## v20
## SevenSegmentALU
module SevenSegmentALU(
    input clk, 
    input reset,
    input onesBtn, 
    input tensBtn, 
    input hundredsBtn, 
    input sign, 
    input enter, 
    output [6:0] seg,
    output [3:0] anode 
);
    parameter DEBOUNCE_CLKS = 1000;
    wire resetPulse;
    systemResetHandler #(.DEBOUNCE_CLKS(DEBOUNCE_CLKS)) resetHandlerInstance (
        .clk(clk),
        .reset(reset),
        .resetPulse(resetPulse)
    );
    wire onesBtnPulse;
    buttonSyncPulse #(.DEBOUNCE_CLKS(DEBOUNCE_CLKS)) onesBtnGen (
        .clk(clk),
        .resetPulse(resetPulse), 
        .button(onesBtn),
        .buttonPulse(onesBtnPulse)
    );
    wire tensBtnPulse;
    buttonSyncPulse #(.DEBOUNCE_CLKS(DEBOUNCE_CLKS)) tensBtnGen (
        .clk(clk),
        .resetPulse(resetPulse), 
        .button(tensBtn),
        .buttonPulse(tensBtnPulse)
    );
    wire hundredsBtnPulse;
    buttonSyncPulse #(.DEBOUNCE_CLKS(DEBOUNCE_CLKS)) hundredsBtnGen (
        .clk(clk),
        .resetPulse(resetPulse), 
        .button(hundredsBtn),
        .buttonPulse(hundredsBtnPulse)
    );
    wire signPulse;
    buttonSyncPulse #(.DEBOUNCE_CLKS(DEBOUNCE_CLKS)) signBtnGen (
        .clk(clk),
        .resetPulse(resetPulse), 
        .button(sign),
        .buttonPulse(signPulse)
    );
    wire enterPulse;
    buttonSyncPulse #(.DEBOUNCE_CLKS(DEBOUNCE_CLKS)) enterBtnGen (
        .clk(clk),
        .resetPulse(resetPulse), 
        .button(enter),
        .buttonPulse(enterPulse)
    );
    reg [3:0] bcdOnes;
    reg [3:0] bcdTens;
    reg [3:0] bcdHundreds;
    reg [3:0] bcdThousands;
    wire numberOn; 
    wire finished; 
    reg [15:0] firstNumber;
    reg [15:0] secondNumber;
    reg [15:0] sum;
    reg [16:0] carry;
    reg [2:0] state;
    localparam STATE_INPUT_1        = 3'd0;
    localparam STATE_WAIT_1         = 3'd1;
  ...
clock: 6.93 ns
lec_check: 0
abc_area: 1
cap_margin: 20
core_margin: 2
core_utilization: 72
cts_cluster_diameter: 211
cts_cluster_size: 100
slew_margin: 20
run.sh (not shown) runs the stock make flow with config.mk's settings and CLKGATE_MAP_FILE=.
#### Input delta (v16 over v20)
Settings: swapping 72 for 58 in CORE_UTILIZATION; clearing ABC_AREA, which used to be 1; clearing CTS_CLUSTER_DIAMETER, which used to be 211; clearing CTS_CLUSTER_SIZE, which used to be 100; swapping 6.93 for 4.7 in the clock period (ns, I/O delays scaled along).
==> results <==
v16 against v20: total routing usage reported by global routing lost 4.4 points; area of all sequential standard cells picked up an extra 0.31%; met2 usage in global routing lost 9.8 points; met3 track demand over resource lost 1.9 points; setup TNS lost 0.57 ns. | v16 | all stages done | FAIL | negative setup slack |. On v16: internal power is 44% higher than what v20 gave. Gate count of the mapped netlist (v16 over v20): decrease, 170.
### v16 -> v1
Settings: CORE_UTILIZATION: 58 -> 69; PLACE_DENSITY: unset -> 0.66; the clock period (ns, I/O delays scaled along): 4.7 -> 6.81.
==> comparison <==
- v16 finished all stages; however, its layout fails the closing checks, the failures being negative setup slack.
- v1 ran to completion and came out clean on the timing, design-rule and antenna checks.
- In the reports for v16 and v1, the larger met1 track demand over resource belongs to v1.
- Between v16 and v1, the number of standard-cell rows in the floorplan is higher for v16.
- Total power of v1 is lower than that of v16.


SevenSegmentALU again, from the RTL that the note above started with.
clock: 4.96 ns
lec_check: 0
abc_area: 0
cap_margin: 20
cell_pad_in_sites_global_placement: 0
core_aspect_ratio: 1.21
core_margin: 2
core_utilization: 67
cts_cluster_size: 41
gpl_timing_driven: 1
hold_slack_margin: -0.09
slew_margin: 0
tns_end_percent: 95
The baseline finished with negative setup slack left.
==> next run, changes <==
Settings changed: ABC_AREA 0 to not set, CELL_PAD_IN_SITES_GLOBAL_PLACEMENT 0 to not set, CORE_ASPECT_RATIO 1.21 to not set, CORE_UTILIZATION 67 to 40, CTS_CLUSTER_SIZE 41 to not set, GPL_TIMING_DRIVEN 1 to not set, HOLD_SLACK_MARGIN -0.09 to not set, SLEW_MARGIN 0 to 20, TNS_END_PERCENT 95 to not set.
Clock period 4.96 ns to 6.23 ns, I/O delays scaled along.
Effect:
- The new run passed the timing, design-rule and antenna checks
- utilization is lower by 36 points
- final cell count increases by about 3.7%
- maximum frequency is lower by about 12%
- global-route usage falls by 12 points
- clock-buffer cell count stays the same
- synthesized area does not change
- final area came out lower by 5.1%
- critical path depth is higher by 1
- clock skew came out higher by 0.0054 ns
==> next run, changes <==
Settings changed: ABC_AREA set to 1, CORE_UTILIZATION 40 to 57, CTS_CLUSTER_SIZE set to 100.
Clock period 6.23 ns to 4.87 ns, I/O delays scaled along.
The changed run produced a clean layout.
Final cell count rises by 11%.
Non-clock buffer count increases by 36.
Wire length increases by 4.6%.
Global-route usage came out higher by 6.2 points.
Synthesized area went up by 1.1%.
Setup slack loses 0.38 ns.
Register-to-register slack loses 0.38 ns.
Critical path depth climbs by 12.
Worst hold slack gets worse by 0.0043 ns.


## run A
SevenSegmentALU again, from the RTL that the note above started with.
Design SevenSegmentALU, start of the top module:
module SevenSegmentALU(
    input clk, 
    input reset,
    input onesBtn, 
    input tensBtn, 
    input hundredsBtn, 
    input sign, 
    input enter, 
    output [6:0] seg,
    output [3:0] anode 
);
Settings: LEC_CHECK=0, CAP_MARGIN=20, CORE_MARGIN=2, CORE_UTILIZATION=69, CTS_CLUSTER_DIAMETER=147, MAX_ROUTING_LAYER=met4, PLACE_DENSITY=0.66, SLEW_MARGIN=20; clock period 5.8 ns.
Run A went all the way through the flow, and no timing, DRC or antenna check failed.
Inputs modified between run A and run B:
Settings: ABC_AREA now 1, previously not set; MAX_ROUTING_LAYER no longer set, was met4; PLACE_DENSITY no longer set, was 0.66; CTS_CLUSTER_DIAMETER no longer set, was 147; CORE_UTILIZATION now 60, was 69; the clock period (ns, I/O delays scaled along) now 11.3, was 5.8.
### Flow results
Run B completed every stage of the flow, and the final layout passed the timing, design-rule and antenna checks.
The wire length on met3 in run B is 0.68 times that in run A.
Measured against run B, the total power of run A comes out at 1.9 times the reference value.
The well-tap cell count in run B sits 12 above the value recorded for run A.
Run B vs run A on layout-stage area growth over the synthesis result: run B is the lower one.
Run B vs. run A: switching power share of the total has decreased; design area grew by about 0.9%; synthesized cell count saw an increase.
### run B -> run C
Settings: CORE_UTILIZATION now 72, was 60; TNS_END_PERCENT now 10, previously not set; the clock period (ns, I/O delays scaled along) now 3.59, was 11.3.
Results
Run B → run C: setup slack fell 7190 ps, half-perimeter wire length of the detailed placement result rose about 8%, number of cells in the finished layout apart from fillers rose 65. Compared with run B, combined area of the multi-input logic cells in run C increased by a few percent. Changes observed in run C relative to run B: required time of the critical path shrank by 7700 ps, routed via count grew by about 17%, worst-case register-to-register setup slack shrank by 7190 ps, floorplan row count shrank by 8.9%. Launch point of the critical path = secondNumber[1]: run B; launch point of the critical path = secondNumber[2]: run C. Taking run B as the reference point, the die height of run C falls by 8.4%. Status run C: flow complete, layout not clean - negative setup slack. In run C the synthesis-to-layout area growth turned out 10 points higher than in run B. Run C ended with less pin count of the biggest net entering global routing than run B.


== build 1 ==
SevenSegmentALU again, from the RTL that the note above started with.
==> flow/config.mk <==
export PLATFORM = sky130hd
export DESIGN_NAME = SevenSegmentALU
export DESIGN_NICKNAME = SevenSegmentALU
export VERILOG_FILES = /design/flow/design.v
export SDC_FILE = /design/flow/constraint.sdc
export NUM_CORES = 4
export LEC_CHECK = 0
export ABC_AREA = 1
export CAP_MARGIN = 20
export CORE_MARGIN = 2
export CORE_UTILIZATION = 72
export CTS_CLUSTER_DIAMETER = 52
export CTS_CLUSTER_SIZE = 90
export PLACE_DENSITY_LB_ADDON = 0.14
export SETUP_SLACK_MARGIN = 1.28
export SLEW_MARGIN = 20
==> flow/constraint.sdc <==
create_clock -name core_clock -period 5.05 [get_ports {clk}]
set_input_delay 1.0100 -clock core_clock [delete_from_list [all_inputs] [get_ports {clk}]]
set_output_delay 1.0100 -clock core_clock [all_outputs]
set_load 0.01 [all_outputs]
Every stage of build 1 finished as expected; the final checks, on the other hand, flagged negative setup slack, which means the layout fails.
[inputs] build 52 vs build 1
Settings: CTS_CLUSTER_DIAMETER now 92, was 52; CTS_CLUSTER_SIZE now 78, was 90; SETUP_SLACK_MARGIN no longer set, was 1.28; the clock period (ns, I/O delays scaled along) now 3.97, was 5.05.
## What came out
What the final checks of build 52 revealed, after a flow that finished every stage, was a layout that fails on negative setup slack.
Changes observed in build 52 relative to build 1: met3 track utilization from global routing down 4.7 points; maximum number of buffers from clock root to sink held.
Changes observed in build 52 relative to build 1: worst setup slack after placement has decreased; routed wirelength normalized by instance count has decreased; switching power share of the total has decreased.
Comparing build 1 against build 52, there is no change at all in area enclosed by the die boundary.
The wire length of build 52 is lower than that of build 1.
Summary — total power, build 52 relative to build 1: higher, by 32%.
Number of inserted diodes for build 52 is higher than for build 1.
Build 52 — global-route usage 0.64 points lower, build 1 as reference
Count of filler cells inserted in the layout (build 52 vs. build 1) decreases by more than 10%
Input-level comparison between build 42 and build 52:
Settings: a deleted CTS_CLUSTER_SIZE that had been 78; a deleted CTS_CLUSTER_DIAMETER that had been 92; a deleted PLACE_DENSITY_LB_ADDON that had been 0.14; a change of CORE_UTILIZATION from 72 to 45; a deleted ABC_AREA that had been 1; a change of the clock period (ns, I/O delays scaled along) from 3.97 to 6.23.
--- outcome ---
Build 52 completed end to end; final checks failed (negative setup slack).
Build 42 finished every stage and its layout cleared the timing, design-rule and antenna checks.
Delta (build 42 minus build 52): area growth from synthesis to layout lost 12 points; final design area excluding fillers saw a decrease.
Chip area in the Yosys report: build 42 < build 52


build 61:
Starting RTL as in the previous note.
Settings: LEC_CHECK=0, CAP_MARGIN=20, CELL_PAD_IN_SITES_DETAIL_PLACEMENT=2, CORE_MARGIN=10, CORE_UTILIZATION=15, CTS_CLUSTER_SIZE=69, GPL_TIMING_DRIVEN=0, MAX_ROUTING_LAYER=met5, MIN_ROUTING_LAYER=met2, SLEW_MARGIN=20, TNS_END_PERCENT=5; clock period 10.4 ns.
Build 61 went all the way through synthesis, placement and routing and the layout is clean on timing, DRC and antenna.
Setup changes, build 61 to build 50
- MAX_ROUTING_LAYER removed (was met5)
- CTS_CLUSTER_SIZE removed (was 69)
- GPL_TIMING_DRIVEN removed (was 0)
- CELL_PAD_IN_SITES_DETAIL_PLACEMENT removed (was 2)
- MIN_ROUTING_LAYER removed (was met2)
- CORE_UTILIZATION changed from 15 to 71
- PLACE_DENSITY newly set to 0.66
- TNS_END_PERCENT removed (was 5)
- CORE_MARGIN changed from 10 to 2
- the clock period (ns, I/O delays scaled along) changed from 10.4 to 6.65
## What came out
On synthesis-to-layout area growth: between build 50 and build 61, it ends up higher for build 61.
Power after layout delta (build 50 − build 61): unfavourable
Diff build 61 -> build 50: total power per unit cell area went up by about 70%, die area went down by about 80%.
Inputs modified between build 50 and build 33:
- CORE_UTILIZATION changed from 71 to 40
- PLACE_DENSITY removed (was 0.66)
- TNS_END_PERCENT newly set to 35
- CELL_PAD_IN_SITES_GLOBAL_PLACEMENT newly set to 3
- the clock period (ns, I/O delays scaled along) changed from 6.65 to 10.0
==> results <==
Sum of internal, switching and leakage power (build 33 / build 50): 0.67. On leakage power, build 50 tracks build 33 almost exactly. Across both runs, achievable frequency was lower for build 33 than for build 50. On non-clock buffer count, the higher figure sits with build 50, not build 33. From build 33 to build 50, initial antenna violation count did not move at all. Diff build 50 -> build 33: clock group share of total power went up 0.5 points; total die size increased 10000 sq um. Global-route wire length before repair in build 33 is 7.3% higher than in build 50. The standard cells in build 33 occupy more silicon area than those in build 50 do. When the final numbers for build 50 and build 33 were put side by side, the core outline area turned out to be greater in build 33.
Here is what was changed in the inputs of build 5 compared with build 33.
- putting ABC_AREA at 0 where nothing was set
- putting HOLD_SLACK_MARGIN at -0.1 where nothing was set
- putting PLACE_DENSITY at 0.88 where nothing was set
- clearing CELL_PAD_IN_SITES_GLOBAL_PLACEMENT, which used to be 3
- swapping 20 for 30 in SLEW_MARGIN
- putting CTS_CLUSTER_DIAMETER at 373 where nothing was set
- swapping 40 for 15 in CORE_UTILIZATION
- putting CTS_CLUSTER_SIZE at 99 where nothing was set
Notes after the runs:
Between build 5 and build 33, final critical path time including I/O delays and setup is lower for build 5, build 33 comes in above that. Build 5 vs. build 33: share of power burned in combinational logic barely changed, area added between synthesis and finish +6.2 points, register-to-register slack went up 0.04 ns. When the final numbers for build 5 and build 33 were put side by side, the met3 demand-to-capacity share in global routing turned out to be greater in build 33. Summary of build 5 over build 33: buffer count from post-CTS setup fixing held steady, worst endpoint required time grew by 0.02 ns. Lower fraction of the cycle the final worst path needs goes to build 5 over build 33. Power consumption sits lower in build 5 than in build 33. Comparing build 5 and build 33, count of clock-buffer cells in the layout is lower on build 5. The lower combined global-route utilization of all metal layers of build 5 and build 33 is in build 5.
Power is estimated from default activity; no workload was simulated.
